[design.v]
module fa(
input a,input b,input ci, output s, output co
);
reg s_out,c_out;
always @(*)
begin
s_out=a^b^ci;
c_out=a&b|a&ci|b&ci;
end
assign s=s_out;
assign co=c_out;
endmodule
module add17bit_2sComp(
   input 		     [16:0]		A,
	input 		     [16:0]		B,
	input 		         		ci,
	output		     [16:0]		calculate_out
);
wire [16:0] s;
wire [16:0] co;
fa fa0(A[0],B[0],ci,s[0],co[0]);
fa fa1(A[1],B[1],co[0],s[1],co[1]);
fa fa2(A[2],B[2],co[1],s[2],co[2]);
fa fa3(A[3],B[3],co[2],s[3],co[3]);
fa fa4(A[4],B[4],co[3],s[4],co[4]);
fa fa5(A[5],B[5],co[4],s[5],co[5]);
fa fa6(A[6],B[6],co[5],s[6],co[6]);
fa fa7(A[7],B[7],co[6],s[7],co[7]);
fa fa8(A[8],B[8],co[7],s[8],co[8]);
fa fa9(A[9],B[9],co[8],s[9],co[9]);
fa fa10(A[10],B[10],co[9],s[10],co[10]);
fa fa11(A[11],B[11],co[10],s[11],co[11]);
fa fa12(A[12],B[12],co[11],s[12],co[12]);
fa fa13(A[13],B[13],co[12],s[13],co[13]);
fa fa14(A[14],B[14],co[13],s[14],co[14]);
fa fa15(A[15],B[15],co[14],s[15],co[15]);
fa fa16(A[16],B[16],co[15],s[16],co[16]);
assign calculate_out[16:0]=s;
endmodule 
module add20bit_2sComp(
   input 		     [19:0]		A,
	input 		     [19:0]		B,
	input 		         		ci,
	output		     [19:0]		calculate_out
);
wire [19:0] s;
wire [19:0] co;
fa fa0(A[0],B[0],ci,s[0],co[0]);
fa fa1(A[1],B[1],co[0],s[1],co[1]);
fa fa2(A[2],B[2],co[1],s[2],co[2]);
fa fa3(A[3],B[3],co[2],s[3],co[3]);
fa fa4(A[4],B[4],co[3],s[4],co[4]);
fa fa5(A[5],B[5],co[4],s[5],co[5]);
fa fa6(A[6],B[6],co[5],s[6],co[6]);
fa fa7(A[7],B[7],co[6],s[7],co[7]);
fa fa8(A[8],B[8],co[7],s[8],co[8]);
fa fa9(A[9],B[9],co[8],s[9],co[9]);
fa fa10(A[10],B[10],co[9],s[10],co[10]);
fa fa11(A[11],B[11],co[10],s[11],co[11]);
fa fa12(A[12],B[12],co[11],s[12],co[12]);
fa fa13(A[13],B[13],co[12],s[13],co[13]);
fa fa14(A[14],B[14],co[13],s[14],co[14]);
fa fa15(A[15],B[15],co[14],s[15],co[15]);
fa fa16(A[16],B[16],co[15],s[16],co[16]);
fa fa17(A[17],B[17],co[16],s[17],co[17]);
fa fa18(A[18],B[18],co[17],s[18],co[18]);
fa fa19(A[19],B[19],co[18],s[19],co[19]);
assign calculate_out[19:0]=s;
endmodule 
module bin2bcd
(
	input wire [9:0] bin,
	output wire [3:0] bcd2,bcd1,bcd0,
	output reg neg
);
reg [9:0] abs_bin, rem, ones;
reg [3:0] tens, honds;
always @ (*) begin
	if (bin[9] == 1'b1) 
		begin
		abs_bin = (~bin) + 10'b00_0000_0001;
		neg = 1'b1;
		end
	else 
		begin
		abs_bin = bin;
		neg = 1'b0;
		end
	if (abs_bin >= 10'd500)
		begin
		honds = 4'h5;
		rem = abs_bin - 10'd500; 
		end 
	else if (abs_bin >= 10'd400 && abs_bin < 10'd500)
	   begin
		honds = 4'h4;
		rem = abs_bin - 10'd400;
		end
	else if (abs_bin >= 10'd300 && abs_bin < 10'd400)
	   begin
		honds = 4'h3;
		rem = abs_bin - 10'd300;
		end
	else if (abs_bin >= 10'd200 && abs_bin < 10'd300)
	   begin
		honds = 4'h2;
		rem = abs_bin - 10'd200;
		end
	else if (abs_bin >= 10'd100 && abs_bin < 10'd200)
	   begin
		honds = 4'h1;
		rem = abs_bin - 10'd100;
		end
	else 
	   begin
		honds = 4'h0;
		rem = abs_bin;
		end
	if (rem >= 10'd090)
		begin
		tens = 4'h9;
		ones = rem - 10'd090;
		end
	else if (rem >= 10'd080 && rem < 10'd090)
		begin
		tens = 4'h8;
		ones = rem - 10'd080;
		end
	else if (rem >= 10'd070 && rem < 10'd080)
		begin
		tens = 4'h7;
		ones = rem - 10'd070;
		end
	else if (rem >= 10'd060 && rem < 10'd070)
		begin
		tens = 4'h6;
		ones = rem - 10'd060;
		end
	else if (rem >= 10'd050 && rem < 10'd060)
		begin
		tens = 4'h5;
		ones = rem - 10'd050;
		end
	else if (rem >= 10'd040 && rem < 10'd050)
		begin
		tens = 4'h4;
		ones = rem - 10'd040;
		end
	else if (rem >= 10'd030 && rem < 10'd040)
		begin
		tens = 4'h3;
		ones = rem - 10'd030;
		end
	else if (rem >= 10'd020 && rem < 10'd030)
		begin
		tens = 4'h2;
		ones = rem - 10'd020;
		end
	else if (rem >= 10'd010 && rem < 10'd020)
		begin
		tens = 4'h1;
		ones = rem - 10'd010;
		end
	else 
		begin
		tens = 4'h0;
		ones = rem;
		end
end
assign bcd0 = ones [3:0];
assign bcd1 = tens;
assign bcd2 = honds;
endmodule 
module edge_detection ( 
input clock, 
input input_signal, 
output reg rising_transition
);
reg n; 
wire rising_transition_c;
assign rising_transition_c = ~n & input_signal;
always @(posedge clock) begin 
n                 <= input_signal; 
rising_transition <= rising_transition_c; 
end
endmodule
module cal(
input clk,
input [1:0] KEY,
input [6:2] SW,
input [15:0] smooth_out,
output [1:0] LEDR,
output reg nothing,
output reg [9:0] BCD_in
);
reg enable1;
reg enable2;
reg state_c, state;
reg [15:0] operand1, operand2;
wire [16:0] num1, num2, num3, num4;
wire [16:0] calculate_out1, calculate_out2;
wire load, reset;
wire reset_edge, load_edge;
assign reset = ~KEY[0];
assign load = ~KEY[1];
edge_detection my_edge1(.clock(clk),.input_signal(reset),.rising_transition(reset_edge));
edge_detection my_edge2(.clock(clk),.input_signal(load),.rising_transition(load_edge));
reg [1:0] LED;
assign LEDR[1:0] = LED[1:0];
always @ (*) begin
state_c = state;
LED = 2'b01;
enable1 = 1'b0;
enable2 = 1'b0;
case (state)
1'b0:begin LED = 2'b01; if (load_edge == 1'b1) begin state_c = 1'b1; enable1 = 1'b1; end end
1'b1:begin LED = 2'b10; if (load_edge == 1'b1) begin state_c = 1'b0; enable2 = 1'b1; end end
endcase
if (reset_edge == 1'b1) begin
state_c = 1'b0;
LED = 2'b01;
end
end
always @ (posedge clk) begin
	state <= state_c;
	if (enable1 == 1'b1) begin
		operand1 <= smooth_out;
	end
	if (enable2 == 1'b1) begin
		operand2 <= smooth_out;
   end
end
parameter smooth = 5'b00_001;
parameter operand_1 = 5'b00_010;
parameter operand_2 = 5'b00_100;
parameter add = 5'b01_000;
parameter sub = 5'b10_000;
assign num1 = {operand1[15],operand1};
assign num2 = {operand2[15],operand2};
assign num3 = {operand1[15],operand1};
assign num4 = ~({operand2[15],operand2});
always @ (*) begin
	case (SW[6:2])
	smooth: begin
		BCD_in = smooth_out[9:0];
		nothing = 1'b0;
	end
	operand_1: begin
		BCD_in = operand1[9:0];
		nothing = 1'b0;
	end
	operand_2: begin
		BCD_in = operand2[9:0];
		nothing = 1'b0;
	end
	add: begin
		BCD_in = calculate_out1[9:0];
		nothing = 1'b0;
	end
	sub: begin
		BCD_in = calculate_out2[9:0];
		nothing = 1'b0;
	end
	default: begin
		BCD_in = 10'd0;
		nothing = 1'b1;
	end
	endcase
end
add17bit_2sComp my_add(.A(num1), .B(num2), .ci(1'b0), .calculate_out(calculate_out1));
add17bit_2sComp my_sub(.A(num3), .B(num4), .ci(1'b1), .calculate_out(calculate_out2));
endmodule 
module seg7(
	output		     [7:0]		HEX0,
	output		     [7:0]		HEX1,
	output		     [7:0]		HEX2,
	output		     [7:0]		HEX3,
	output		     [7:0]		HEX4,
	output		     [7:0]		HEX5,
	input                      clk,
	input                      rst,
	input                      nothing,
   input 		     [11:0]		display,
	input                      neg
);
  reg [31:0] out; 
  reg [12:0] count, count_c;  
always @(count or rst) begin
		count_c = count + 13'd1;
		if (count == 13'd4400) begin
		count_c = 13'd0;
		end
		if (rst == 1'b1) begin
		count_c = 13'd0;
		end
end
always @ (posedge clk) begin
	count <= count_c;
end
always @(*) begin
	 case (display [3:0])  
	 4'b0000: begin 
	 out [7:0] = 8'b11000000; 
	 end 
	 4'b0001: begin 
	 out [7:0] = 8'b11111001; 
	 end 
	 4'b0010: begin 
	 out [7:0] = 8'b10100100; 
	 end 
	 4'b0011: begin 
	 out [7:0] = 8'b10110000; 
	 end 
	 4'b0100: begin 
	 out [7:0] = 8'b10011001; 
	 end 
	 4'b0101: begin 
	 out [7:0]= 8'b10010010; 
	 end 
	 4'b0110: begin 
	 out [7:0]= 8'b10000010; 
	 end 
	 4'b0111: begin 
	 out [7:0]= 8'b11111000; 
	 end
	 4'b1000: begin 
	 out [7:0]= 8'b10000000; 
	 end 
	 4'b1001: begin 
	 out [7:0]= 8'b10010000; 
	 end 
	 4'b1010: begin 
	 out [7:0]= 8'b10001000; 
	 end 
	 4'b1011: begin 
	 out [7:0]= 8'b10000011; 
	 end
	 4'b1100: begin 
	 out [7:0]= 8'b11000110; 
	 end 
	 4'b1101: begin 
	 out [7:0]= 8'b10100001; 
	 end 
	 4'b1110: begin 
	 out [7:0]= 8'b10000110; 
	 end 
	 4'b1111: begin 
	 out [7:0]= 8'b10001110; 
	 end
	 default: begin 
	 out [7:0]= 8'b11111111; 
	 end 
	 endcase 
	 case (display [7:4])  
	 4'b0000: begin 
	 out [15:8]= 8'b11000000; 
	 end 
	 4'b0001: begin 
	 out [15:8]= 8'b11111001; 
	 end 
	 4'b0010: begin 
	 out [15:8]= 8'b10100100; 
	 end 
	 4'b0011: begin 
	 out [15:8]= 8'b10110000; 
	 end 
	 4'b0100: begin 
	 out [15:8]= 8'b10011001; 
	 end 
	 4'b0101: begin 
	 out [15:8]= 8'b10010010; 
	 end 
	 4'b0110: begin 
	 out [15:8]= 8'b10000010; 
	 end 
	 4'b0111: begin 
	 out [15:8]= 8'b11111000; 
	 end
	 4'b1000: begin 
	 out [15:8]= 8'b10000000; 
	 end 
	 4'b1001: begin 
	 out [15:8]= 8'b10010000; 
	 end 
	 4'b1010: begin 
	 out [15:8]= 8'b10001000; 
	 end 
	 4'b1011: begin 
	 out [15:8]= 8'b10000011; 
	 end
	 4'b1100: begin 
	 out [15:8]= 8'b11000110; 
	 end 
	 4'b1101: begin 
	 out [15:8]= 8'b10100001; 
	 end 
	 4'b1110: begin 
	 out [15:8]= 8'b10000110; 
	 end 
	 4'b1111: begin 
	 out [15:8]= 8'b10001110; 
	 end
	 default: begin 
	 out [15:8]= 8'b11111111; 
	 end 
	 endcase 
	 case (display [11:8])  
	 4'b0000: begin 
	 out [23:16]= 8'b11000000; 
	 end 
	 4'b0001: begin 
	 out [23:16]= 8'b11111001; 
	 end 
	 4'b0010: begin 
	 out [23:16]= 8'b10100100; 
	 end 
	 4'b0011: begin 
	 out [23:16]= 8'b10110000; 
	 end 
	 4'b0100: begin 
	 out [23:16]= 8'b10011001; 
	 end 
	 4'b0101: begin 
	 out [23:16]= 8'b10010010; 
	 end 
	 4'b0110: begin 
	 out [23:16]= 8'b10000010; 
	 end 
	 4'b0111: begin 
	 out [23:16]= 8'b11111000; 
	 end
	 4'b1000: begin 
	 out [23:16]= 8'b10000000; 
	 end 
	 4'b1001: begin 
	 out [23:16]= 8'b10010000; 
	 end 
	 4'b1010: begin 
	 out [23:16]= 8'b10001000; 
	 end 
	 4'b1011: begin 
	 out [23:16]= 8'b10000011; 
	 end
	 4'b1100: begin 
	 out [23:16]= 8'b11000110; 
	 end 
	 4'b1101: begin 
	 out [23:16]= 8'b10100001; 
	 end 
	 4'b1110: begin 
	 out [23:16]= 8'b10000110; 
	 end 
	 4'b1111: begin 
	 out [23:16]= 8'b10001110; 
	 end
	 default: begin 
	 out [23:16]= 8'b11111111; 
	 end 
	 endcase 
	 case (neg)
	 1'b1: begin
	 out [31:24]= 8'b10111111;
	 end
	 default: begin 
	 out [31:24]= 8'b11111111; 
	 end 
	 endcase
    if (nothing == 1'b1) begin 
	 if (count <= 13'd2200) begin
	 out [7:0] = 8'b1011_1111;
	 out[15:8] = 8'b1011_1111;
	 out[23:16] = 8'b1011_1111; 
	 out[31:24] = 8'b1011_1111;
	 end 
	 else begin
	 out [7:0] = 8'b1111_1111;
	 out[15:8] = 8'b1111_1111;
	 out[23:16] = 8'b1111_1111; 
	 out[31:24] = 8'b1111_1111;
	 end
	 end
 end 
assign HEX0[7:0]=out[7:0];
assign HEX1[7:0]=out[15:8];
assign HEX2[7:0]=out[23:16];
assign HEX3[7:0]=out[31:24];
assign HEX4[7:0]= 8'b11111111;
assign HEX5[7:0]= 8'b11111111;
endmodule
module smooth_filter(
input clk,
input reset,
input [15:0] in,
input [1:0] SW,
output [15:0] out
);
reg [6:0] count, count_c;
wire en;
always @(reset or count) begin
	if (reset == 1'b1) begin
		count_c = 7'd0;
	end
	else begin
		count_c = count + 7'd1;
	end
end
assign en = (count == 7'd99);
reg [15:0] r1, r2, r3, r4, r5, r6, r7, r8, r9, r10, r11, r12, r13, r14, r15, r16;
always @ (posedge clk) begin
	count <= count_c;
	if (en == 1'b1) begin
		r1 <= in;
		r2 <= r1;
		r3 <= r2;
		r4 <= r3;
		r5 <= r4;
		r6 <= r5;
		r7 <= r6;
		r8 <= r7;
		r9 <= r8;
		r10 <= r9;
		r11 <= r10;
		r12 <= r11;
		r13 <= r12;
		r14 <= r13;
		r15 <= r14;
		r16 <= r15;
	end
end
reg [19:0] sum;
wire [19:0] num1, num2, num3, num4, num5, num6, num7, num8;
wire [19:0] num9, num10, num11, num12, num13, num14, num15, num16;
wire ci=1'b0;
wire [19:0] calculate_out1, calculate_out2, calculate_out3, calculate_out4,
            calculate_out5, calculate_out6, calculate_out7, calculate_out8,
				calculate_out9, calculate_out10, calculate_out11, calculate_out12,
				calculate_out13, calculate_out14, calculate_out15;
assign num1 = {{4{r1[15]}},r1};
assign num2 = {{4{r2[15]}},r2};
assign num3 = {{4{r3[15]}},r3};
assign num4 = {{4{r4[15]}},r4};
assign num5 = {{4{r5[15]}},r5};
assign num6 = {{4{r6[15]}},r6};
assign num7 = {{4{r7[15]}},r7};
assign num8 = {{4{r8[15]}},r8};
assign num9 = {{4{r9[15]}},r9};
assign num10 = {{4{r10[15]}},r10};
assign num11 = {{4{r11[15]}},r11};
assign num12 = {{4{r12[15]}},r12};
assign num13 = {{4{r13[15]}},r13};
assign num14 = {{4{r14[15]}},r14};
assign num15 = {{4{r15[15]}},r15};
assign num16 = {{4{r16[15]}},r16};
always @(*) begin
	sum = num1;
	case (SW[1:0]) 
	2'b00:begin 
		sum = num1;
	end
	2'b01:begin
		sum = calculate_out1;
		sum = sum >> 1; 
	end
	2'b10:begin
		sum = calculate_out3;
		sum = sum >> 2;  
	end
	2'b11:begin
		sum = calculate_out15;
		sum = sum >> 4;  
	end
	endcase 
end
assign out = sum[15:0];
add20bit_2sComp my_adder1 (.A(num1),.B(num2),.ci(ci),.calculate_out(calculate_out1));
add20bit_2sComp my_adder2 (.A(calculate_out1),.B(num3),.ci(ci),.calculate_out(calculate_out2));
add20bit_2sComp my_adder3(.A(calculate_out2),.B(num4),.ci(ci),.calculate_out(calculate_out3));
add20bit_2sComp my_adder4(.A(calculate_out3),.B(num5),.ci(ci),.calculate_out(calculate_out4));
add20bit_2sComp my_adder5 (.A(calculate_out4),.B(num6),.ci(ci),.calculate_out(calculate_out5));
add20bit_2sComp my_adder6(.A(calculate_out5),.B(num7),.ci(ci),.calculate_out(calculate_out6));
add20bit_2sComp my_adder7(.A(calculate_out6),.B(num8),.ci(ci),.calculate_out(calculate_out7));
add20bit_2sComp my_adder8 (.A(calculate_out7),.B(num9),.ci(ci),.calculate_out(calculate_out8));
add20bit_2sComp my_adder9(.A(calculate_out8),.B(num10),.ci(ci),.calculate_out(calculate_out9));
add20bit_2sComp my_adder10(.A(calculate_out9),.B(num11),.ci(ci),.calculate_out(calculate_out10));
add20bit_2sComp my_adder11(.A(calculate_out10),.B(num12),.ci(ci),.calculate_out(calculate_out11));
add20bit_2sComp my_adder12(.A(calculate_out11),.B(num13),.ci(ci),.calculate_out(calculate_out12));
add20bit_2sComp my_adder13(.A(calculate_out12),.B(num14),.ci(ci),.calculate_out(calculate_out13));
add20bit_2sComp my_adder14(.A(calculate_out13),.B(num15),.ci(ci),.calculate_out(calculate_out14));
add20bit_2sComp my_adder15(.A(calculate_out14),.B(num16),.ci(ci),.calculate_out(calculate_out15));
endmodule 
module calc_top (
   input              clk,
   input              rst,
   input      [15:0]  data_x,
   input      [1:0]   KEY,
   input      [6:0]   SW,
   output     [7:0]   HEX0,
   output     [7:0]   HEX1,
   output     [7:0]   HEX2,
   output     [7:0]   HEX3,
   output     [7:0]   HEX4,
   output     [7:0]   HEX5,
   output     [1:0]   LEDR
   );
wire [3:0] bcd2, bcd1, bcd0;
wire neg;
wire [15:0] smooth_out;
wire nothing;
wire [9:0] BCD_in;
smooth_filter my_filter (.clk(clk), .reset(rst), .in(data_x[15:0]), .SW(SW[1:0]), .out(smooth_out));
cal my_cal (.clk(clk), .KEY(KEY), .SW(SW[6:2]), .smooth_out(smooth_out), .LEDR(LEDR[1:0]), .nothing(nothing), .BCD_in(BCD_in));
bin2bcd my_bin2bcd (.bin(BCD_in), .bcd2(bcd2), .bcd1(bcd1), .bcd0(bcd0), .neg(neg));
seg7 my_seg7 (.HEX0(HEX0), .HEX1(HEX1), .HEX2(HEX2), .HEX3(HEX3), .HEX4(HEX4), .HEX5(HEX5), .clk(clk), .rst(rst), .nothing(nothing), .display({bcd2, bcd1, bcd0}), .neg(neg));
endmodule
[run.sh]
#!/bin/bash
# the make line also repeats each setting of config.mk as NAME=value (left out here)
make -C /OpenROAD-flow-scripts/flow DESIGN_CONFIG=/design/flow/config.mk WORK_HOME=/design/flow/orfs CLKGATE_MAP_FILE= finish
[config.mk]
export PLATFORM = sky130hd
export DESIGN_NAME = calc_top
export DESIGN_NICKNAME = calc_top
export VERILOG_FILES = /design/flow/design.v
export SDC_FILE = /design/flow/constraint.sdc
export NUM_CORES = 4
export LEC_CHECK = 0
export CAP_MARGIN = 0
export CORE_MARGIN = 2
export CORE_UTILIZATION = 72
export CTS_CLUSTER_DIAMETER = 31
export CTS_CLUSTER_SIZE = 40
export HOLD_SLACK_MARGIN = -0.09
export PLACE_DENSITY = 0.89
export SETUP_SLACK_MARGIN = 1.98
export SLEW_MARGIN = 20
export TNS_END_PERCENT = 5
[constraint.sdc]
create_clock -name core_clock -period 15.0 [get_ports {clk}]
set_input_delay 3.0000 -clock core_clock [delete_from_list [all_inputs] [get_ports {clk}]]
set_output_delay 3.0000 -clock core_clock [all_outputs]
set_load 0.01 [all_outputs]
==> run notes, run 1 <==
## Placement
• **sum of net half-perimeters after detailed placement** 37300 um
• **number of placed cells counting well taps** 1877
• **IO Port Bufs** 48
• **pre-CTS worst setup slack** -8.23 ns
• **weighted congestion reported at the end of routability-driven placement** 0.987

## Synthesis
• **Synth Area per Inst** 13.6 um2
• **Post-Synth AOI/OAI Area** 0.108
• **number of synthesized register bits** 269
• **area fraction in full adders, half adders and majority gates** 0.262
• **Post-Synthesis Cell Area** 0.0176 mm2
• **Post-synth EDFFs** 244
• **number of instances in the synthesized netlist** 1298
• **Seq share, synth** 0.444
• **library cell with the highest instance count after synthesis** sky130_fd_sc_hd__edfxtp_1
• **cell taking the most area after synthesis** sky130_fd_sc_hd__edfxtp_1
• **top cells by instance count after synthesis** 244 x sky130_fd_sc_hd__edfxtp_1, 193 x sky130_fd_sc_hd__fa_1, 125 x sky130_fd_sc_hd__inv_1, 58 x sky130_fd_sc_hd__ha_1, 54 x sky130_fd_sc_hd__nor2_1
• **largest family of logic cells by area** adder cells
• **MUX area fraction** 0.0155
• **largest cells by area after synthesis** sky130_fd_sc_hd__edfxtp_1 42%, sky130_fd_sc_hd__fa_1 22%, sky130_fd_sc_hd__ha_1 4.1%
• **proportion of synthesized flip-flops having asynchronous set or reset** 0
• **Synth Area in Simple Gates** 0.0938
• **xor+xnor area frac** 0.0273
• **cell total in the yosys stat output** 1298
• **post-synthesis cell type count** 99
• **main flop type after synthesis** sky130_fd_sc_hd__edfxtp_1
• **area share of the leading cell type in the synthesized netlist** 0.416
• **yosys synthesis chip area** 0.0176 mm2
• **synthesis warning total** 6

## Floorplanning
• **chip area** 0.0257 mm2
• **Die Span Y** 160 um
• **Floorplan Utilization** 0.729
• **die width** 160 um
• **core area** 0.0242 mm2
• **Top Ports** 77
• **Std-Cell Rows** 57

## Outcome
• **status** did not finish
• **failing step** 4_1_cts
• **Error** [ERROR DPL-0033] detailed placement checks failed during check placement.

-- through the flow --
stage                     instance area, um2  hold slack, ns
after floorplan                        17900           0.363
after global placement                 20300           0.367
after detailed placement               20300           0.368
==> run 2: changes to the inputs <==
Settings changed: ABC_AREA from default to 1, CAP_MARGIN 0 to 20, CTS_CLUSTER_DIAMETER 31 to 52, CTS_CLUSTER_SIZE 40 to 74, HOLD_SLACK_MARGIN -0.09 to default, PLACE_DENSITY 0.89 to 0.35, SETUP_SLACK_MARGIN 1.98 to -0.04, TNS_END_PERCENT 5 to default.
Clock period 15.0 ns to 21.0 ns, I/O delays scaled along.
==> run notes, run 2 <==
## Synthesis
• **largest family of logic cells by area** adder cells
• **number of synthesized register bits** 269
• **area share of the leading cell type in the synthesized netlist** 0.435
• **Synth Area per Inst** 11.7 um2
• **post-synthesis cell type count** 57
• **Post-synth EDFFs** 244
• **xor+xnor area frac** 0.0125
• **main flop type after synthesis** sky130_fd_sc_hd__edfxtp_1
• **MUX area fraction** 0
• **number of instances in the synthesized netlist** 1435
• **Post-Synthesis Cell Area** 0.0168 mm2
• **Synth Area in Simple Gates** 0.139
• **top cells by instance count after synthesis** 294 x sky130_fd_sc_hd__nand2_1, 244 x sky130_fd_sc_hd__edfxtp_1, 205 x sky130_fd_sc_hd__inv_1, 193 x sky130_fd_sc_hd__fa_1, 70 x sky130_fd_sc_hd__nand3_1
• **yosys synthesis chip area** 0.0168 mm2
• **proportion of synthesized flip-flops having asynchronous set or reset** 0
• **cell total in the yosys stat output** 1435
• **largest cells by area after synthesis** sky130_fd_sc_hd__edfxtp_1 43%, sky130_fd_sc_hd__fa_1 23%, sky130_fd_sc_hd__nand2_1 6.6%
• **cell taking the most area after synthesis** sky130_fd_sc_hd__edfxtp_1
• **synthesis warning total** 6
• **library cell with the highest instance count after synthesis** sky130_fd_sc_hd__nand2_1
• **Post-Synth AOI/OAI Area** 0.0448
• **area fraction in full adders, half adders and majority gates** 0.272
• **Seq share, synth** 0.465

## Floorplanning
• **Floorplan Utilization** 0.740
• **Top Ports** 77
• **core area** 0.0228 mm2
• **chip area** 0.0246 mm2
• **Std-Cell Rows** 55
• **die width** 157 um
• **Die Span Y** 157 um

## Clock network
• **hold_buf cts** 0
• **Sinks on Clock Net** 269
• **Max Buffers Root-to-Sink** 3
• **Max H-tree Level** 1
• **Inserted Clock Buffers** 27
• **Clock Tree Root** sky130_fd_sc_hd__clkbuf_16

## Outcome
• **failing step** 5_1_grt
• **Error** [ERROR GRT-0232] Routing congestion too high. Check the congestion heatmap in the GUI.
• **status** did not finish

## Global route
• **overall routing resource usage** 0.683
• **Congestion Overflow GR** 33

## Placement
• **IO Port Bufs** 48
• **weighted congestion reported at the end of routability-driven placement** 0.927
• **sum of net half-perimeters after detailed placement** 30600 um

run 2: per-stage QoR:
step / setup TNS [ns] / total power, W / cell area [um2] / instances / worst slack (ns)
after CTS: -29.19 / 0.00152 / 20700 / 2002 / -1.80
after floorplan: -0.337 / 0.000807 / 17400 / 1460 / -0.115
after global placement: -11.74 / 0.000929 / 19000 / 1914 / -0.915
after detailed placement: -24.16 / 0.000943 / 19000 / 1914 / -1.64
run 2: repair_timing:
item | CTS
setup endpoints to repair | 21
setup buffers | 40
resized | 226
pin swaps | 94
run 2: layer usage:
metal,global-route usage,overflow
met2,0.887,16
met3,0.488,0
met1,0.683,0
met4,0.678,17
met5,0.164,0
==> run 3: changes to the inputs <==
Settings changed: CTS_CLUSTER_DIAMETER 52 to 42, CTS_CLUSTER_SIZE 74 to 37, PLACE_DENSITY 0.35 to default, PLACE_DENSITY_LB_ADDON from default to 0.28, SETUP_SLACK_MARGIN -0.04 to default.
==> run notes, run 3 <==
## Synthesis
• **main flop type after synthesis** sky130_fd_sc_hd__edfxtp_1
• **Seq share, synth** 0.465
• **synthesis warning total** 6
• **Post-synth EDFFs** 244
• **area share of the leading cell type in the synthesized netlist** 0.435
• **largest family of logic cells by area** adder cells
• **number of instances in the synthesized netlist** 1435
• **cell taking the most area after synthesis** sky130_fd_sc_hd__edfxtp_1
• **yosys synthesis chip area** 0.0168 mm2
• **number of synthesized register bits** 269
• **Synth Area in Simple Gates** 0.139
• **Synth Area per Inst** 11.7 um2
• **library cell with the highest instance count after synthesis** sky130_fd_sc_hd__nand2_1
• **MUX area fraction** 0
• **area fraction in full adders, half adders and majority gates** 0.272
• **Post-Synth AOI/OAI Area** 0.0448
• **top cells by instance count after synthesis** 294 x sky130_fd_sc_hd__nand2_1, 244 x sky130_fd_sc_hd__edfxtp_1, 205 x sky130_fd_sc_hd__inv_1, 193 x sky130_fd_sc_hd__fa_1, 70 x sky130_fd_sc_hd__nand3_1
• **xor+xnor area frac** 0.0125
• **Post-Synthesis Cell Area** 0.0168 mm2
• **post-synthesis cell type count** 57
• **cell total in the yosys stat output** 1435
• **largest cells by area after synthesis** sky130_fd_sc_hd__edfxtp_1 43%, sky130_fd_sc_hd__fa_1 23%, sky130_fd_sc_hd__nand2_1 6.6%
• **proportion of synthesized flip-flops having asynchronous set or reset** 0

## Floorplanning
• **core area** 0.0228 mm2
• **Die Span Y** 157 um
• **Top Ports** 77
• **Floorplan Utilization** 0.740
• **die width** 157 um
• **chip area** 0.0246 mm2
• **Std-Cell Rows** 55

## Placement
• **sum of net half-perimeters after detailed placement** 29400 um
• **IO Port Bufs** 48
• **weighted congestion reported at the end of routability-driven placement** 0.874

## Clock network
• **Max Buffers Root-to-Sink** 3
• **Inserted Clock Buffers** 35
• **Clock Tree Root** sky130_fd_sc_hd__clkbuf_16
• **hold_buf cts** 0
• **Sinks on Clock Net** 269
• **Max H-tree Level** 2

## Outcome
• **status** did not finish
• **failing step** 5_1_grt
• **Error** [ERROR GRT-0232] Routing congestion too high. Check the congestion heatmap in the GUI.

## Global route
• **overall routing resource usage** 0.633
• **Congestion Overflow GR** 12

==> run 3: layer usage <==
metal | GRT usage | overflow
met1 | 0.643 | 0
met2 | 0.855 | 5
met3 | 0.401 | 0
met4 | 0.631 | 7
met5 | 0.0807 | 0
==> run 3: repair_timing <==
item,CTS
hold endpoints to repair,0
endpoints found under the setup margin,21
buffers inserted,34
resized,187
pin swaps,140
gates cloned,2
==> run 3: stage by stage <==
stage	cells	area (um2)	setup WS [ns]	TNS, ns	utilization
CTS	2004	20700	-1.44	-19.09	0.907
detailed placement	1912	19000	-1.73	-24.24	0.833
global placement	1912	19000	-1.02	-13.29	0.833
floorplan	1460	17400	-0.115	-0.337	-
==> run 4: changes to the inputs <==
Settings changed: ABC_AREA 1 to default, CORE_UTILIZATION 72 to 54, CTS_CLUSTER_DIAMETER 42 to default, CTS_CLUSTER_SIZE 37 to default, PLACE_DENSITY_LB_ADDON 0.28 to default.
Clock period 21.0 ns to 27.2 ns, I/O delays scaled along.
==> run notes, run 4 <==
## Setup path
• **end of the worst register-to-register path** my_cal.operand1[9]$_DFFE_PP_
• **most repeated library cell on the critical path** sky130_fd_sc_hd__fa_1
• **kind of capture point of the worst setup path** primary output
• **maximum fanout along the worst path** 9
• **crit path buf inv count** 9
• **launch point of the worst reg-to-reg path** my_filter.r1[0]$_DFFE_PN_
• **CP peak stage delay** 0.56 ns
• **Req. time, crit path** 21.76 ns
• **Critical Path Start Type** flip-flop
• **cell family contributing the most delay on the critical path** adder cells
• **FF-to-FF path depth** 35
• **class of the most critical setup path** reg2out
• **CP Depth** 62
• **Critical path origin** my_filter.r1[0]$_DFFE_PN_
• **R2R Setup Slk** 12.24 ns
• **highest-delay cell along the critical path** sky130_fd_sc_hd__fa_1
• **data arrival time of the critical path** 20.88 ns
• **last element of the critical path** HEX0[5]

## Placement
• **IO Port Bufs** 48
• **pre-CTS worst setup slack** 0.406 ns
• **sum of net half-perimeters after detailed placement** 27200 um
• **weighted congestion reported at the end of routability-driven placement** 0.921

## Drt
• **final routed wire length divided by cell count** 19.0 um
• **routed metal-1 wire length** 16400 um
• **diode count** 0
• **drt pass-1 iters** 5
• **antenna viol nets, final** 0
• **DRC violation count after routing** 0
• **wire length on met3** 1860 um
• **Via-to-Cell Ratio** 5.63
• **total met2 wirelength after detailed routing** 16500 um
• **total number of vias** 10600
• **post-detailed-routing wire length** 36000 um
• **iteration-0 DRC count of the detailed router** 790
• **top sig layer** met4

## Synthesis
• **largest cells by area after synthesis** sky130_fd_sc_hd__edfxtp_1 42%, sky130_fd_sc_hd__fa_1 22%, sky130_fd_sc_hd__ha_1 4.1%
• **Synth Area in Simple Gates** 0.0938
• **xor+xnor area frac** 0.0273
• **number of instances in the synthesized netlist** 1298
• **main flop type after synthesis** sky130_fd_sc_hd__edfxtp_1
• **post-synthesis cell type count** 99
• **area fraction in full adders, half adders and majority gates** 0.262
• **area share of the leading cell type in the synthesized netlist** 0.416
• **Synth Area per Inst** 13.6 um2
• **Seq share, synth** 0.444
• **MUX area fraction** 0.0155
• **yosys synthesis chip area** 0.0176 mm2
• **Post-synth EDFFs** 244
• **library cell with the highest instance count after synthesis** sky130_fd_sc_hd__edfxtp_1
• **Post-Synth AOI/OAI Area** 0.108
• **cell total in the yosys stat output** 1298
• **top cells by instance count after synthesis** 244 x sky130_fd_sc_hd__edfxtp_1, 193 x sky130_fd_sc_hd__fa_1, 125 x sky130_fd_sc_hd__inv_1, 58 x sky130_fd_sc_hd__ha_1, 54 x sky130_fd_sc_hd__nor2_1
• **largest family of logic cells by area** adder cells
• **number of synthesized register bits** 269
• **synthesis warning total** 6
• **cell taking the most area after synthesis** sky130_fd_sc_hd__edfxtp_1
• **Post-Synthesis Cell Area** 0.0176 mm2
• **proportion of synthesized flip-flops having asynchronous set or reset** 0

## Timing
• **smallest setup slack after layout** 0.884 ns
• **final setup violation count** 0
• **max-slew headroom at the worst pin** 0.196
• **Least-Margin Pin Slew** 1.18 ns
• **minimum period implied by the final worst setup slack** 26.32 ns
• **setup TNS** 0 ns
• **maximum clock skew at final layout** 0.0305 ns
• **Hold WS** 0.393 ns
• **max-slew violation count** 0
• **Final period util** 0.968
• **number of failing hold endpoints at the final stage** 0
• **maximum operating frequency** 38.0 MHz

## Clock network
• **clock latency (worst-skew pair)** 0.57 ns
• **Inserted Clock Buffers** 31
• **Max Buffers Root-to-Sink** 3
• **Clock Tree Root** sky130_fd_sc_hd__clkbuf_16
• **hold_buf cts** 0
• **clock tree from TritonCTS** done
• **Max H-tree Level** 1
• **Sinks on Clock Net** 269
• **Worst-path clk slew** 0.07 ns

## Power and ir drop
• **register share of total power** 0.400
• **Comb power frac** 0.266
• **maximum vdd ir drop** 0.0434 mV
• **power attributed to combinational cells** 0.000300 W
• **leading power group** registers
• **internal cell power** 0.000796 W
• **static leakage power** 7.59 nW
• **power per standard cell area** 56.2 mW/mm2
• **Sw Pwr** 0.000330 W
• **power in the clock group** 0.000376 W
• **share of total power in the clock network** 0.334
• **Switching Fraction** 0.293
• **power drawn by the sequential cells** 0.000451 W

## Flow run
• **OpenROAD warning count** 61
• **max-cap violation count** 0

## Floorplanning
• **Top Ports** 77
• **Die Span Y** 185 um
• **die width** 185 um
• **core area** 0.0324 mm2
• **Std-Cell Rows** 66
• **Floorplan Utilization** 0.544
• **chip area** 0.0341 mm2

## Global route
• **number of antenna violations at the first check in global routing** 0
• **wire length of the first global-routing pass** 58300 um
• **largest net degree at the start of global routing** 177
• **number of global-route vias before repair** 10900
• **Congestion Overflow GR** 0
• **overall routing resource usage** 0.220

## Finish
• **count of filler cells inserted in the layout** 2618
• **P&R area growth vs syn** 13.7%
• **layout net count** 1708

## Worst hold path
• **worst hold start** my_cal.my_edge1.n$_DFF_P_
• **hold path endpoint** my_cal.my_edge1.rising_transition$_DFF_P_
• **number of cells on the worst hold path** 1
• **class of the tightest hold or removal check** reg2reg

## Outcome
• **status** complete, no violations

-- run 4: layer usage --
metal  vias to the layer above  global-route usage
li1                       4958                   -
met1                      5354               0.320
met2                       257               0.343
met3                        77              0.0362
met4                         0              0.0689
met5                         -                   0
-- run 4: final cells by class --
cell class / count / area [um2] / share of cell area
multi-input combinational: 867 / 9140 / 0.456
sequential: 269 / 7830 / 0.391
timing repair buffer: 134 / 1150 / 0.0576
clock buffer: 47 / 856 / 0.0427
tap: 442 / 553 / 0.0276
inverter: 127 / 477 / 0.0238
clock inverter: 6 / 40.0 / 0.00200
-- run 4: stage by stage --
stage / util / area (um2) / power, W / std cells
floorplan: - / 17700 / 0.000638 / 1323
global placement: 0.586 / 19000 / 0.000743 / 1829
detailed placement: 0.586 / 19000 / 0.000745 / 1829
CTS: 0.614 / 19900 / 0.00113 / 1882
global route: 0.619 / 20000 / 0.00118 / 1892
finish: 0.619 / 20000 / 0.00113 / 1892
-- run 4: timing repair --
| item | CTS | global route |
|---|---|---|
| buffers inserted | 0 | 10 |
| resized | 3 | 16 |
| pin swaps | 0 | 5 |
| setup endpoints to repair | 7 | 14 |
==> run 5: changes to the inputs <==
Settings changed: ABC_AREA from default to 1, CAP_MARGIN 20 to 30, CORE_ASPECT_RATIO from default to 1.15, CORE_UTILIZATION 54 to 72, CTS_CLUSTER_DIAMETER from default to 183, CTS_CLUSTER_SIZE from default to 72, PLACE_DENSITY_LB_ADDON from default to 0.04, SETUP_SLACK_MARGIN from default to 3.98, SLEW_MARGIN 20 to 40.
Clock period 27.2 ns to 14.0 ns, I/O delays scaled along.
==> run notes, run 5 <==
## Outcome
• **status** did not finish
• **failing step** 5_1_grt
• **Error** [ERROR GRT-0232] Routing congestion too high. Check the congestion heatmap in the GUI.

## Synthesis
• **Synth Area per Inst** 11.7 um2
• **cell total in the yosys stat output** 1435
• **post-synthesis cell type count** 57
• **proportion of synthesized flip-flops having asynchronous set or reset** 0
• **cell taking the most area after synthesis** sky130_fd_sc_hd__edfxtp_1
• **synthesis warning total** 6
• **Post-synth EDFFs** 244
• **number of synthesized register bits** 269
• **xor+xnor area frac** 0.0125
• **yosys synthesis chip area** 0.0168 mm2
• **top cells by instance count after synthesis** 294 x sky130_fd_sc_hd__nand2_1, 244 x sky130_fd_sc_hd__edfxtp_1, 205 x sky130_fd_sc_hd__inv_1, 193 x sky130_fd_sc_hd__fa_1, 70 x sky130_fd_sc_hd__nand3_1
• **Post-Synthesis Cell Area** 0.0168 mm2
• **Seq share, synth** 0.465
• **largest cells by area after synthesis** sky130_fd_sc_hd__edfxtp_1 43%, sky130_fd_sc_hd__fa_1 23%, sky130_fd_sc_hd__nand2_1 6.6%
• **Synth Area in Simple Gates** 0.139
• **main flop type after synthesis** sky130_fd_sc_hd__edfxtp_1
• **number of instances in the synthesized netlist** 1435
• **Post-Synth AOI/OAI Area** 0.0448
• **MUX area fraction** 0
• **largest family of logic cells by area** adder cells
• **library cell with the highest instance count after synthesis** sky130_fd_sc_hd__nand2_1
• **area fraction in full adders, half adders and majority gates** 0.272
• **area share of the leading cell type in the synthesized netlist** 0.435

## Clock network
• **Clock Tree Root** sky130_fd_sc_hd__clkbuf_16
• **Inserted Clock Buffers** 7
• **Max H-tree Level** 1
• **Max Buffers Root-to-Sink** 3
• **Sinks on Clock Net** 269
• **hold_buf cts** 0

## Placement
• **number of placed cells counting well taps** 1934
• **sum of net half-perimeters after detailed placement** 32400 um
• **IO Port Bufs** 48
• **instance area at placement** 0.0193 mm2
• **weighted congestion reported at the end of routability-driven placement** 0.915

## Global route
• **overall routing resource usage** 0.666
• **Congestion Overflow GR** 80

## Floorplanning
• **die width** 147 um
• **Die Span Y** 168 um
• **core area** 0.0232 mm2
• **chip area** 0.0246 mm2
• **Std-Cell Rows** 60
• **Top Ports** 77
• **Floorplan Utilization** 0.726

==> run 5: metrics by stage <==
| step | power [W] | worst slack (ns) |
|---|---|---|
| floorplan | 0.00122 | -5.71 |
| global placement | 0.00140 | -6.33 |
| detailed placement | 0.00144 | -7.45 |
| CTS | 0.00193 | -7.02 |
==> run 5: what timing repair did <==
action | CTS
buffers inserted | 70
cloned | 2
resized | 264
endpoints found under the setup margin | 42
pin swaps | 129
==> run 5: metal layers <==
metal	GRT overflow	GRT usage
met5	0	0.128
met4	30	0.623
met3	1	0.479
met2	49	0.883
met1	0	0.666
==> run 6: changes to the inputs <==
Settings changed: CAP_MARGIN 30 to 15, CORE_ASPECT_RATIO 1.15 to default, CORE_UTILIZATION 72 to 70, CTS_CLUSTER_DIAMETER 183 to default, CTS_CLUSTER_SIZE 72 to default, PLACE_DENSITY_LB_ADDON 0.04 to default, SETUP_SLACK_MARGIN 3.98 to 4.14, SLEW_MARGIN 40 to 20, TNS_END_PERCENT from default to 5.
Clock period 14.0 ns to 15.1 ns, I/O delays scaled along.
==> run notes, run 6 <==
## Synthesis
• **main flop type after synthesis** sky130_fd_sc_hd__edfxtp_1
• **xor+xnor area frac** 0.0125
• **synthesis warning total** 6
• **largest cells by area after synthesis** sky130_fd_sc_hd__edfxtp_1 43%, sky130_fd_sc_hd__fa_1 23%, sky130_fd_sc_hd__nand2_1 6.6%
• **number of instances in the synthesized netlist** 1435
• **area fraction in full adders, half adders and majority gates** 0.272
• **number of synthesized register bits** 269
• **Post-Synth AOI/OAI Area** 0.0448
• **Post-Synthesis Cell Area** 0.0168 mm2
• **Synth Area in Simple Gates** 0.139
• **proportion of synthesized flip-flops having asynchronous set or reset** 0
• **largest family of logic cells by area** adder cells
• **Synth Area per Inst** 11.7 um2
• **top cells by instance count after synthesis** 294 x sky130_fd_sc_hd__nand2_1, 244 x sky130_fd_sc_hd__edfxtp_1, 205 x sky130_fd_sc_hd__inv_1, 193 x sky130_fd_sc_hd__fa_1, 70 x sky130_fd_sc_hd__nand3_1
• **cell taking the most area after synthesis** sky130_fd_sc_hd__edfxtp_1
• **MUX area fraction** 0
• **post-synthesis cell type count** 57
• **yosys synthesis chip area** 0.0168 mm2
• **Post-synth EDFFs** 244
• **library cell with the highest instance count after synthesis** sky130_fd_sc_hd__nand2_1
• **Seq share, synth** 0.465
• **area share of the leading cell type in the synthesized netlist** 0.435
• **cell total in the yosys stat output** 1435

## Finish
• **Design Area, Final** 0.0210 mm2
• **final core utilization** 0.893
• **P&R area growth vs syn** 24.7%
• **number of cells in the finished layout apart from fillers** 2059
• **layout net count** 1997

## Setup path
• **cell family contributing the most delay on the critical path** adder cells
• **Req. time, crit path** 12.08 ns
• **kind of capture point of the worst setup path** primary output
• **CP Depth** 70
• **class of the most critical setup path** reg2out
• **R2R Setup Slk** -0.15 ns
• **launch point of the worst reg-to-reg path** my_filter.r1[0]$_DFFE_PN_
• **maximum fanout along the worst path** 8
• **end of the worst register-to-register path** my_cal.operand2[9]$_DFFE_PP_
• **CP peak stage delay** 0.71 ns
• **data arrival time of the critical path** 20.01 ns
• **highest-delay cell along the critical path** sky130_fd_sc_hd__fa_2
• **Critical path origin** my_filter.r1[0]$_DFFE_PN_
• **most repeated library cell on the critical path** sky130_fd_sc_hd__fa_2
• **FF-to-FF path depth** 38
• **last element of the critical path** HEX0[5]
• **crit path buf inv count** 10
• **Critical Path Start Type** flip-flop

## Drt
• **antenna viol nets, final** 0
• **routed metal-1 wire length** 16800 um
• **total number of vias** 13300
• **wire length on met3** 6890 um
• **iteration-0 DRC count of the detailed router** 1993
• **Via-to-Cell Ratio** 6.47
• **DRC violation count after routing** 0
• **post-detailed-routing wire length** 57300 um
• **total met2 wirelength after detailed routing** 27100 um
• **drt pass-1 iters** 9
• **final routed wire length divided by cell count** 27.8 um
• **top sig layer** met5

## Clock network
• **Clock Tree Root** sky130_fd_sc_hd__clkbuf_16
• **Max Buffers Root-to-Sink** 3
• **Worst-path clk slew** 0.07 ns
• **Sinks on Clock Net** 269
• **clock tree from TritonCTS** done
• **Inserted Clock Buffers** 27
• **clock latency (worst-skew pair)** 0.57 ns
• **hold_buf cts** 0
• **Max H-tree Level** 1

## Flow run
• **max-cap violation count** 0
• **OpenROAD warning count** 64

## Power and ir drop
• **power attributed to combinational cells** 0.000650 W
• **power drawn by the sequential cells** 0.000811 W
• **Switching Fraction** 0.325
• **power in the clock group** 0.000648 W
• **share of total power in the clock network** 0.307
• **power per standard cell area** 100 mW/mm2
• **Sw Pwr** 0.000686 W
• **Comb power frac** 0.308
• **register share of total power** 0.385
• **internal cell power** 0.00142 W
• **maximum vdd ir drop** 0.121 mV
• **static leakage power** 8.57 nW
• **leading power group** registers

## Timing
• **max-slew violation count** 0
• **RSZ-0062 raised after global routing** true
• **max-slew headroom at the worst pin** 0.293
• **maximum operating frequency** 43.4 MHz
• **smallest setup slack after layout** -7.93 ns
• **final setup violation count** 24
• **number of failing hold endpoints at the final stage** 0
• **Least-Margin Pin Slew** 1.06 ns
• **setup TNS** -154.99 ns
• **maximum clock skew at final layout** 0.0373 ns
• **minimum period implied by the final worst setup slack** 23.03 ns
• **Final period util** 1.53

## Floorplanning
• **chip area** 0.0253 mm2
• **Floorplan Utilization** 0.716
• **core area** 0.0235 mm2
• **Die Span Y** 159 um
• **Std-Cell Rows** 56
• **die width** 159 um
• **Top Ports** 77

## Worst hold path
• **hold path endpoint** my_cal.my_edge1.rising_transition$_DFF_P_
• **worst hold start** my_cal.my_edge1.n$_DFF_P_
• **class of the tightest hold or removal check** reg2reg
• **number of cells on the worst hold path** 1

## Global route
• **Congestion Overflow GR** 0
• **largest net degree at the start of global routing** 79
• **number of antenna violations at the first check in global routing** 3
• **wire length of the first global-routing pass** 75200 um
• **number of global-route vias before repair** 13500
• **overall routing resource usage** 0.392

## Placement
• **number of placed cells counting well taps** 1951
• **sum of net half-perimeters after detailed placement** 28000 um
• **weighted congestion reported at the end of routability-driven placement** 0.919
• **instance area at placement** 0.0189 mm2
• **IO Port Bufs** 48

## Outcome
• **status** finished with violations
• **Failing Checks** setup timing

## run 6: cell type report
cell class | instances | area [um2]
multi-input combinational | 927 | 9010
sequential | 269 | 7830
fill | 880 | 2530
timing repair buffer | 263 | 2100
inverter | 231 | 877
clock buffer | 35 | 706
tap | 319 | 399
clock inverter | 14 | 95.1
antenna | 1 | 2.50
## run 6: routing by layer
metal | vias to the layer above | GRT usage
li1 | 5230 | -
met1 | 6395 | 0.435
met2 | 1166 | 0.701
met3 | 515 | 0.0662
met4 | 6 | 0.253
met5 | - | 0
## run 6: metrics by stage
step	hold slack [ns]	total power [W]	worst slack (ns)
5_1_grt	0.395	0.00217	-8.41
2_1_floorplan	0.363	0.00111	-5.18
3_5_place_dp	0.378	0.00131	-6.55
6_report	0.390	0.00211	-7.93
3_3_place_gp	0.367	0.00129	-5.95
4_1_cts	0.389	0.00198	-5.93
## run 6: timing repair
| action | in CTS | in global routing |
|---|---|---|
| cloned | 0 | 1 |
| pin swaps | 163 | 142 |
| buffers inserted | 31 | 26 |
| gates resized | 262 | 105 |
| endpoints found under the setup margin | 42 | 42 |
==> run 7: changes to the inputs <==
Settings changed: ABC_AREA 1 to default, CAP_MARGIN 15 to 20, CORE_UTILIZATION 70 to 58, SETUP_SLACK_MARGIN 4.14 to -0.04, TNS_END_PERCENT 5 to default.
==> run notes, run 7 <==
## Worst hold path
• **hold path endpoint** my_cal.my_edge1.rising_transition$_DFF_P_
• **number of cells on the worst hold path** 1
• **worst hold start** my_cal.my_edge1.n$_DFF_P_
• **class of the tightest hold or removal check** reg2reg

## Clock network
• **clock latency (worst-skew pair)** 0.56 ns
• **Worst-path clk slew** 0.07 ns
• **Inserted Clock Buffers** 28
• **Clock Tree Root** sky130_fd_sc_hd__clkbuf_16
• **clock tree from TritonCTS** done
• **Sinks on Clock Net** 269
• **Max Buffers Root-to-Sink** 3
• **hold_buf cts** 0
• **Max H-tree Level** 1

## Power and ir drop
• **share of total power in the clock network** 0.286
• **Sw Pwr** 0.000767 W
• **register share of total power** 0.327
• **Comb power frac** 0.387
• **leading power group** combinational logic
• **power drawn by the sequential cells** 0.000812 W
• **maximum vdd ir drop** 0.140 mV
• **static leakage power** 9.08 nW
• **internal cell power** 0.00172 W
• **power in the clock group** 0.000709 W
• **Switching Fraction** 0.309
• **power per standard cell area** 105 mW/mm2
• **power attributed to combinational cells** 0.000961 W

## Synthesis
• **largest cells by area after synthesis** sky130_fd_sc_hd__edfxtp_1 42%, sky130_fd_sc_hd__fa_1 22%, sky130_fd_sc_hd__ha_1 4.1%
• **post-synthesis cell type count** 99
• **number of synthesized register bits** 269
• **yosys synthesis chip area** 0.0176 mm2
• **xor+xnor area frac** 0.0273
• **area fraction in full adders, half adders and majority gates** 0.262
• **main flop type after synthesis** sky130_fd_sc_hd__edfxtp_1
• **MUX area fraction** 0.0155
• **top cells by instance count after synthesis** 244 x sky130_fd_sc_hd__edfxtp_1, 193 x sky130_fd_sc_hd__fa_1, 125 x sky130_fd_sc_hd__inv_1, 58 x sky130_fd_sc_hd__ha_1, 54 x sky130_fd_sc_hd__nor2_1
• **cell total in the yosys stat output** 1298
• **Synth Area in Simple Gates** 0.0938
• **Seq share, synth** 0.444
• **Post-synth EDFFs** 244
• **area share of the leading cell type in the synthesized netlist** 0.416
• **number of instances in the synthesized netlist** 1298
• **Post-Synthesis Cell Area** 0.0176 mm2
• **synthesis warning total** 6
• **Post-Synth AOI/OAI Area** 0.108
• **proportion of synthesized flip-flops having asynchronous set or reset** 0
• **Synth Area per Inst** 13.6 um2
• **cell taking the most area after synthesis** sky130_fd_sc_hd__edfxtp_1
• **largest family of logic cells by area** adder cells
• **library cell with the highest instance count after synthesis** sky130_fd_sc_hd__edfxtp_1

## Setup path
• **class of the most critical setup path** reg2out
• **kind of capture point of the worst setup path** primary output
• **last element of the critical path** HEX0[3]
• **crit path buf inv count** 10
• **end of the worst register-to-register path** my_cal.operand2[9]$_DFFE_PP_
• **FF-to-FF path depth** 36
• **Critical Path Start Type** flip-flop
• **launch point of the worst reg-to-reg path** my_filter.r1[0]$_DFFE_PN_
• **cell family contributing the most delay on the critical path** adder cells
• **data arrival time of the critical path** 19.50 ns
• **R2R Setup Slk** 0.74 ns
• **CP peak stage delay** 0.60 ns
• **Req. time, crit path** 12.08 ns
• **most repeated library cell on the critical path** sky130_fd_sc_hd__fa_2
• **Critical path origin** my_filter.r1[0]$_DFFE_PN_
• **maximum fanout along the worst path** 7
• **CP Depth** 60
• **highest-delay cell along the critical path** sky130_fd_sc_hd__fa_2

## Outcome
• **status** finished with violations
• **Failing Checks** setup timing

## Timing
• **RSZ-0062 raised after global routing** true
• **smallest setup slack after layout** -7.42 ns
• **Final period util** 1.49
• **Least-Margin Pin Slew** 1.08 ns
• **maximum operating frequency** 44.4 MHz
• **number of failing hold endpoints at the final stage** 0
• **minimum period implied by the final worst setup slack** 22.52 ns
• **maximum clock skew at final layout** 0.0283 ns
• **max-slew headroom at the worst pin** 0.277
• **max-slew violation count** 0
• **final setup violation count** 22

## Drt
• **DRC violation count after routing** 0
• **iteration-0 DRC count of the detailed router** 1319
• **drt pass-1 iters** 6
• **post-detailed-routing wire length** 49900 um
• **total number of vias** 12800
• **antenna viol nets, final** 0
• **final routed wire length divided by cell count** 23.4 um
• **diode count** 0
• **Via-to-Cell Ratio** 6.00

## Global route
• **Congestion Overflow GR** 0
• **overall routing resource usage** 0.316
• **number of antenna violations at the first check in global routing** 0
• **number of global-route vias before repair** 13700
• **wire length of the first global-routing pass** 76200 um
• **largest net degree at the start of global routing** 86

## Floorplanning
• **Top Ports** 77
• **die width** 178 um
• **Floorplan Utilization** 0.592
• **chip area** 0.0318 mm2
• **Std-Cell Rows** 63
• **Die Span Y** 178 um
• **core area** 0.0298 mm2

## Finish
• **multi-input combinational cell area** 0.0104 mm2
• **number of cells in the finished layout apart from fillers** 2129
• **final core utilization** 0.792
• **count of filler cells inserted in the layout** 1673
• **combined flip-flop and latch cell area** 0.00783 mm2
• **P&R area growth vs syn** 33.9%
• **layout net count** 1995

## Flow run
• **max-cap violation count** 0
• **OpenROAD warning count** 64

## Placement
• **weighted congestion reported at the end of routability-driven placement** 0.937
• **sum of net half-perimeters after detailed placement** 33200 um
• **number of placed cells counting well taps** 1995
• **IO Port Bufs** 48

[run 7: layer usage]
metal  global-route usage  vias to the layer above  routed length [um]
met5                    0                        -                   0
met4               0.0938                        0                1740
li1                     -                     5526                   -
met3               0.0473                      159                3720
met1                0.422                     6488               19000
met2                0.542                      611               25400
[run 7: per-stage QoR]
step	total power (W)	setup slack, ns	hold slack, ns	instance area, um2	setup TNS [ns]
detailed placement	0.00146	-7.56	0.373	21100	-139.02
global route	0.00257	-7.86	0.403	23600	-150.09
floorplan	0.00117	-5.77	0.363	18300	-100.83
CTS	0.00238	-7.26	0.389	23100	-137.49
finish	0.00248	-7.42	0.383	23600	-140.65
global placement	0.00146	-7.10	0.367	21100	-128.40
[run 7: final cells by class]
class | count | area share
clock inverters | 11 | 0.00562
clock buffers | 41 | 0.0352
repair buffers | 424 | 0.143
well taps | 390 | 0.0207
inverters | 127 | 0.0212
multi-input cells | 867 | 0.443
flip-flops and latches | 269 | 0.332
[run 7: what timing repair did]
| item | in CTS | in global routing |
|---|---|---|
| setup endpoints to repair | 22 | 22 |
| setup buffers | 67 | 22 |
| gates resized | 247 | 61 |
| pin swaps | 133 | 109 |
==> run 8: changes to the inputs <==
Settings changed: CAP_MARGIN 20 to 30, CORE_UTILIZATION 58 to 53, PLACE_DENSITY from default to 0.76, SETUP_SLACK_MARGIN -0.04 to 4.96.
Clock period 15.1 ns to 34.5 ns, I/O delays scaled along.
==> run notes, run 8 <==
## Outcome
• **status** complete, no violations

## Global route
• **met3 Usage GRT** 0.0325
• **met1 global-route usage** 0.301
• **overall routing resource usage** 0.212
• **wire length of the first global-routing pass** 59200 um
• **number of antenna violations at the first check in global routing** 0
• **largest net degree at the start of global routing** 81
• **busiest grt layer** met2
• **Congestion Overflow GR** 0
• **number of global-route vias before repair** 11100
• **met2 global-route usage** 0.348

## Timing
• **setup TNS** 0 ns
• **Final period util** 0.827
• **max-slew violation count** 0
• **RSZ-0062 raised after global routing** false
• **smallest setup slack after layout** 5.95 ns
• **Least-Margin Pin Slew** 1.04 ns
• **max-slew headroom at the worst pin** 0.300
• **maximum operating frequency** 35.0 MHz
• **minimum period implied by the final worst setup slack** 28.55 ns
• **Hold WS** 0.376 ns
• **maximum clock skew at final layout** 0.0289 ns
• **final setup violation count** 0
• **number of failing hold endpoints at the final stage** 0

## Drt
• **diode count** 0
• **iteration-0 DRC count of the detailed router** 732
• **antenna viol nets, final** 0
• **DRC violation count after routing** 0
• **total number of vias** 10700
• **drt pass-1 iters** 7
• **post-detailed-routing wire length** 36300 um
• **final routed wire length divided by cell count** 19.7 um
• **Via-to-Cell Ratio** 5.80

## Floorplanning
• **core area** 0.0326 mm2
• **die width** 186 um
• **chip area** 0.0347 mm2
• **Std-Cell Rows** 66
• **Die Span Y** 186 um
• **Top Ports** 77
• **Floorplan Utilization** 0.540

## Setup path
• **data arrival time of the critical path** 21.65 ns
• **Req. time, crit path** 27.60 ns
• **last element of the critical path** HEX0[0]
• **maximum fanout along the worst path** 15
• **Critical Path Start Type** flip-flop
• **highest-delay cell along the critical path** sky130_fd_sc_hd__fa_2
• **kind of capture point of the worst setup path** primary output
• **FF-to-FF path depth** 35
• **cell family contributing the most delay on the critical path** adder cells
• **CP peak stage delay** 0.64 ns
• **end of the worst register-to-register path** my_cal.operand2[9]$_DFFE_PP_
• **crit path buf inv count** 10
• **class of the most critical setup path** reg2out
• **CP Depth** 64
• **Critical path origin** my_filter.r1[0]$_DFFE_PN_
• **most repeated library cell on the critical path** sky130_fd_sc_hd__fa_1
• **R2R Setup Slk** 19.32 ns
• **launch point of the worst reg-to-reg path** my_filter.r1[0]$_DFFE_PN_

## Worst hold path
• **hold path endpoint** my_cal.my_edge2.rising_transition$_DFF_P_
• **number of cells on the worst hold path** 1
• **class of the tightest hold or removal check** reg2reg
• **worst hold start** my_cal.my_edge2.n$_DFF_P_

## Synthesis
• **proportion of synthesized flip-flops having asynchronous set or reset** 0
• **library cell with the highest instance count after synthesis** sky130_fd_sc_hd__edfxtp_1
• **main flop type after synthesis** sky130_fd_sc_hd__edfxtp_1
• **largest family of logic cells by area** adder cells
• **Post-synth EDFFs** 244
• **post-synthesis cell type count** 99
• **top cells by instance count after synthesis** 244 x sky130_fd_sc_hd__edfxtp_1, 193 x sky130_fd_sc_hd__fa_1, 125 x sky130_fd_sc_hd__inv_1, 58 x sky130_fd_sc_hd__ha_1, 54 x sky130_fd_sc_hd__nor2_1
• **area share of the leading cell type in the synthesized netlist** 0.416
• **number of synthesized register bits** 269
• **Post-Synth AOI/OAI Area** 0.108
• **Synth Area per Inst** 13.6 um2
• **area fraction in full adders, half adders and majority gates** 0.262
• **cell taking the most area after synthesis** sky130_fd_sc_hd__edfxtp_1
• **yosys synthesis chip area** 0.0176 mm2
• **Post-Synthesis Cell Area** 0.0176 mm2
• **Seq share, synth** 0.444
• **MUX area fraction** 0.0155
• **synthesis warning total** 6
• **Synth Area in Simple Gates** 0.0938
• **largest cells by area after synthesis** sky130_fd_sc_hd__edfxtp_1 42%, sky130_fd_sc_hd__fa_1 22%, sky130_fd_sc_hd__ha_1 4.1%
• **cell total in the yosys stat output** 1298
• **number of instances in the synthesized netlist** 1298
• **xor+xnor area frac** 0.0273

## Placement
• **sum of net half-perimeters after detailed placement** 26500 um
• **weighted congestion reported at the end of routability-driven placement** 0.951
• **pre-CTS worst setup slack** 4.72 ns
• **IO Port Bufs** 48
• **number of placed cells counting well taps** 1767

## Power and ir drop
• **Comb power frac** 0.240
• **maximum vdd ir drop** 0.0339 mV
• **power drawn by the sequential cells** 0.000355 W
• **register share of total power** 0.412
• **power per standard cell area** 43.9 mW/mm2
• **Switching Fraction** 0.299
• **leading power group** registers
• **Sw Pwr** 0.000258 W
• **static leakage power** 7.35 nW
• **share of total power in the clock network** 0.348
• **power attributed to combinational cells** 0.000207 W
• **internal cell power** 0.000605 W
• **power in the clock group** 0.000300 W

## Finish
• **count of filler cells inserted in the layout** 2499
• **P&R area growth vs syn** 11.6%
• **number of cells in the finished layout apart from fillers** 1837
• **combined flip-flop and latch cell area** 0.00783 mm2
• **layout net count** 1650
• **multi-input combinational cell area** 0.00916 mm2

## Clock network
• **hold_buf cts** 0
• **Max H-tree Level** 1
• **clock tree from TritonCTS** done
• **Clock Tree Root** sky130_fd_sc_hd__clkbuf_16
• **clock latency (worst-skew pair)** 0.55 ns
• **Worst-path clk slew** 0.06 ns
• **Max Buffers Root-to-Sink** 3
• **Sinks on Clock Net** 269
• **Inserted Clock Buffers** 29

## Flow run
• **max-cap violation count** 0
• **OpenROAD warning count** 59

[run 8: per-stage QoR]
step           area (um2)   util  total power (W)
2_1_floorplan       17700      -         0.000503
3_3_place_gp        18500  0.567         0.000548
3_5_place_dp        18500  0.567         0.000551
4_1_cts             19500  0.596         0.000853
5_1_grt             19700  0.603         0.000901
6_report            19700  0.603         0.000863
[run 8: layout make-up]
cell class | count | share of cell area
flip-flops and latches | 269 | 0.398
multi-input cells | 867 | 0.466
well taps | 442 | 0.0281
clock buffers | 33 | 0.0376
inverters | 127 | 0.0244
clock inverters | 21 | 0.00871
repair buffers | 78 | 0.0378
[run 8: repair_timing]
item	4_1_cts	5_1_grt
setup buffers	2	11
endpoints found under the setup margin	14	14
pin swaps	1	3
resized	6	17
endpoints found under the hold margin	0	0
[run 8: metal layers]
metal,share of wire,vias to the layer above
met1,0.44,5434
met2,0.49,326
li1,-,4846
met5,0,-
met3,0.055,56
met4,0.019,0
==> run 9: changes to the inputs <==
Settings changed: CAP_MARGIN 30 to 20, CELL_PAD_IN_SITES_DETAIL_PLACEMENT from default to 1, CORE_ASPECT_RATIO from default to 1.58, CORE_UTILIZATION 53 to 22, CTS_CLUSTER_SIZE from default to 20, GPL_TIMING_DRIVEN from default to 1, MAX_ROUTING_LAYER from default to met4, MIN_ROUTING_LAYER from default to met1, PLACE_DENSITY 0.76 to 0.7, SETUP_SLACK_MARGIN 4.96 to 5.0.
Clock period 34.5 ns to 46.2 ns, I/O delays scaled along.
==> run notes, run 9 <==
## Floorplanning
• **Floorplan Utilization** 0.222
• **Top Ports** 77
• **core area** 0.0794 mm2
• **die width** 229 um
• **Std-Cell Rows** 130
• **Die Span Y** 360 um
• **chip area** 0.0825 mm2

## Setup path
• **Critical path origin** my_filter.r2[0]$_DFFE_PN_
• **maximum fanout along the worst path** 11
• **cell family contributing the most delay on the critical path** adder cells
• **class of the most critical setup path** reg2out
• **FF-to-FF path depth** 35
• **CP Depth** 59
• **Req. time, crit path** 36.96 ns
• **end of the worst register-to-register path** my_cal.operand1[9]$_DFFE_PP_
• **crit path buf inv count** 8
• **launch point of the worst reg-to-reg path** my_filter.r2[0]$_DFFE_PN_
• **kind of capture point of the worst setup path** primary output
• **CP peak stage delay** 0.70 ns
• **most repeated library cell on the critical path** sky130_fd_sc_hd__fa_1
• **last element of the critical path** HEX0[0]
• **Critical Path Start Type** flip-flop
• **R2R Setup Slk** 30.63 ns
• **data arrival time of the critical path** 23.81 ns
• **highest-delay cell along the critical path** sky130_fd_sc_hd__nor4_2

## Synthesis
• **Post-Synth AOI/OAI Area** 0.108
• **number of synthesized register bits** 269
• **library cell with the highest instance count after synthesis** sky130_fd_sc_hd__edfxtp_1
• **Post-Synthesis Cell Area** 0.0176 mm2
• **xor+xnor area frac** 0.0273
• **Seq share, synth** 0.444
• **synthesis warning total** 6
• **yosys synthesis chip area** 0.0176 mm2
• **top cells by instance count after synthesis** 244 x sky130_fd_sc_hd__edfxtp_1, 193 x sky130_fd_sc_hd__fa_1, 125 x sky130_fd_sc_hd__inv_1, 58 x sky130_fd_sc_hd__ha_1, 54 x sky130_fd_sc_hd__nor2_1
• **main flop type after synthesis** sky130_fd_sc_hd__edfxtp_1
• **area share of the leading cell type in the synthesized netlist** 0.416
• **post-synthesis cell type count** 99
• **number of instances in the synthesized netlist** 1298
• **area fraction in full adders, half adders and majority gates** 0.262
• **proportion of synthesized flip-flops having asynchronous set or reset** 0
• **cell taking the most area after synthesis** sky130_fd_sc_hd__edfxtp_1
• **largest family of logic cells by area** adder cells
• **Synth Area in Simple Gates** 0.0938
• **Synth Area per Inst** 13.6 um2
• **MUX area fraction** 0.0155
• **largest cells by area after synthesis** sky130_fd_sc_hd__edfxtp_1 42%, sky130_fd_sc_hd__fa_1 22%, sky130_fd_sc_hd__ha_1 4.1%
• **Post-synth EDFFs** 244
• **cell total in the yosys stat output** 1298

## Global route
• **wire length of the first global-routing pass** 71300 um
• **number of global-route vias before repair** 12800
• **Congestion Overflow GR** 0
• **largest net degree at the start of global routing** 198
• **number of antenna violations at the first check in global routing** 3
• **overall routing resource usage** 0.112

## Power and ir drop
• **Switching Fraction** 0.302
• **maximum vdd ir drop** 0.0284 mV
• **register share of total power** 0.403
• **Sw Pwr** 0.000199 W
• **power attributed to combinational cells** 0.000155 W
• **power in the clock group** 0.000239 W
• **power per standard cell area** 32.5 mW/mm2
• **static leakage power** 7.25 nW
• **power drawn by the sequential cells** 0.000265 W
• **internal cell power** 0.000460 W
• **leading power group** registers
• **Comb power frac** 0.234
• **share of total power in the clock network** 0.363

## Timing
• **maximum operating frequency** 30.3 MHz
• **setup TNS** 0 ns
• **maximum clock skew at final layout** 0.0480 ns
• **final setup violation count** 0
• **max-slew headroom at the worst pin** 0.261
• **RSZ-0062 raised after global routing** false
• **smallest setup slack after layout** 13.15 ns
• **number of failing hold endpoints at the final stage** 0
• **minimum period implied by the final worst setup slack** 33.05 ns
• **max-slew violation count** 0
• **Least-Margin Pin Slew** 1.11 ns
• **Final period util** 0.715

## Drt
• **total number of vias** 10900
• **final routed wire length divided by cell count** 18.6 um
• **DRC violation count after routing** 0
• **antenna viol nets, final** 0
• **iteration-0 DRC count of the detailed router** 569
• **drt pass-1 iters** 4
• **Via-to-Cell Ratio** 4.47
• **post-detailed-routing wire length** 45300 um

## Clock network
• **Gates resized, CTS repair** 0
• **Worst-path clk slew** 0.06 ns
• **clock tree from TritonCTS** done
• **hold_buf cts** 0
• **Max H-tree Level** 1
• **count of buffers added by post-CTS timing repair for setup** 0
• **Max Buffers Root-to-Sink** 3
• **Inserted Clock Buffers** 28
• **Sinks on Clock Net** 269
• **Clock Tree Root** sky130_fd_sc_hd__clkbuf_16
• **clock latency (worst-skew pair)** 0.59 ns

## Finish
• **layout net count** 1632
• **count of filler cells inserted in the layout** 8859
• **multi-input combinational cell area** 0.00904 mm2
• **P&R area growth vs syn** 14.9%
• **combined flip-flop and latch cell area** 0.00783 mm2

## Placement
• **sum of net half-perimeters after detailed placement** 35600 um
• **IO Port Bufs** 48
• **weighted congestion reported at the end of routability-driven placement** 0.926
• **pre-CTS worst setup slack** 13.79 ns

## Worst hold path
• **hold path endpoint** my_cal.my_edge2.rising_transition$_DFF_P_
• **class of the tightest hold or removal check** reg2reg
• **worst hold start** my_cal.my_edge2.n$_DFF_P_
• **number of cells on the worst hold path** 1

## Flow run
• **max-cap violation count** 0
• **OpenROAD warning count** 62

## Outcome
• **status** complete, no violations

## run 9: area by class of cell
class	instances	share of cell area
inverter	127	0.0235
timing repair buffer	61	0.0292
sequential	269	0.387
clock buffer	32	0.0358
antenna	4	0.000494
tap	1056	0.0652
clock inverter	20	0.0126
multi-input combinational	867	0.447
## run 9: layer usage
layer,global-route usage,routed length (um),up-vias
met5,-,0,-
met3,0.0152,1610,150
met2,0.214,25400,338
met1,0.107,15600,5613
li1,-,-,4799
met4,0.0639,2710,0
## run 9: metrics by stage
step	instances	util	hold WS, ns	area (um2)	total power (W)
finish	2436	0.255	0.380	20300	0.000659
global route	2435	0.255	0.395	20200	0.000684
detailed placement	2380	0.243	0.374	19300	0.000422
floorplan	1323	-	0.363	17700	0.000376
CTS	2432	0.255	0.379	20200	0.000662
global placement	2380	0.243	0.371	19300	0.000412
No activity file was given, so power comes from the tool's default toggle rates.
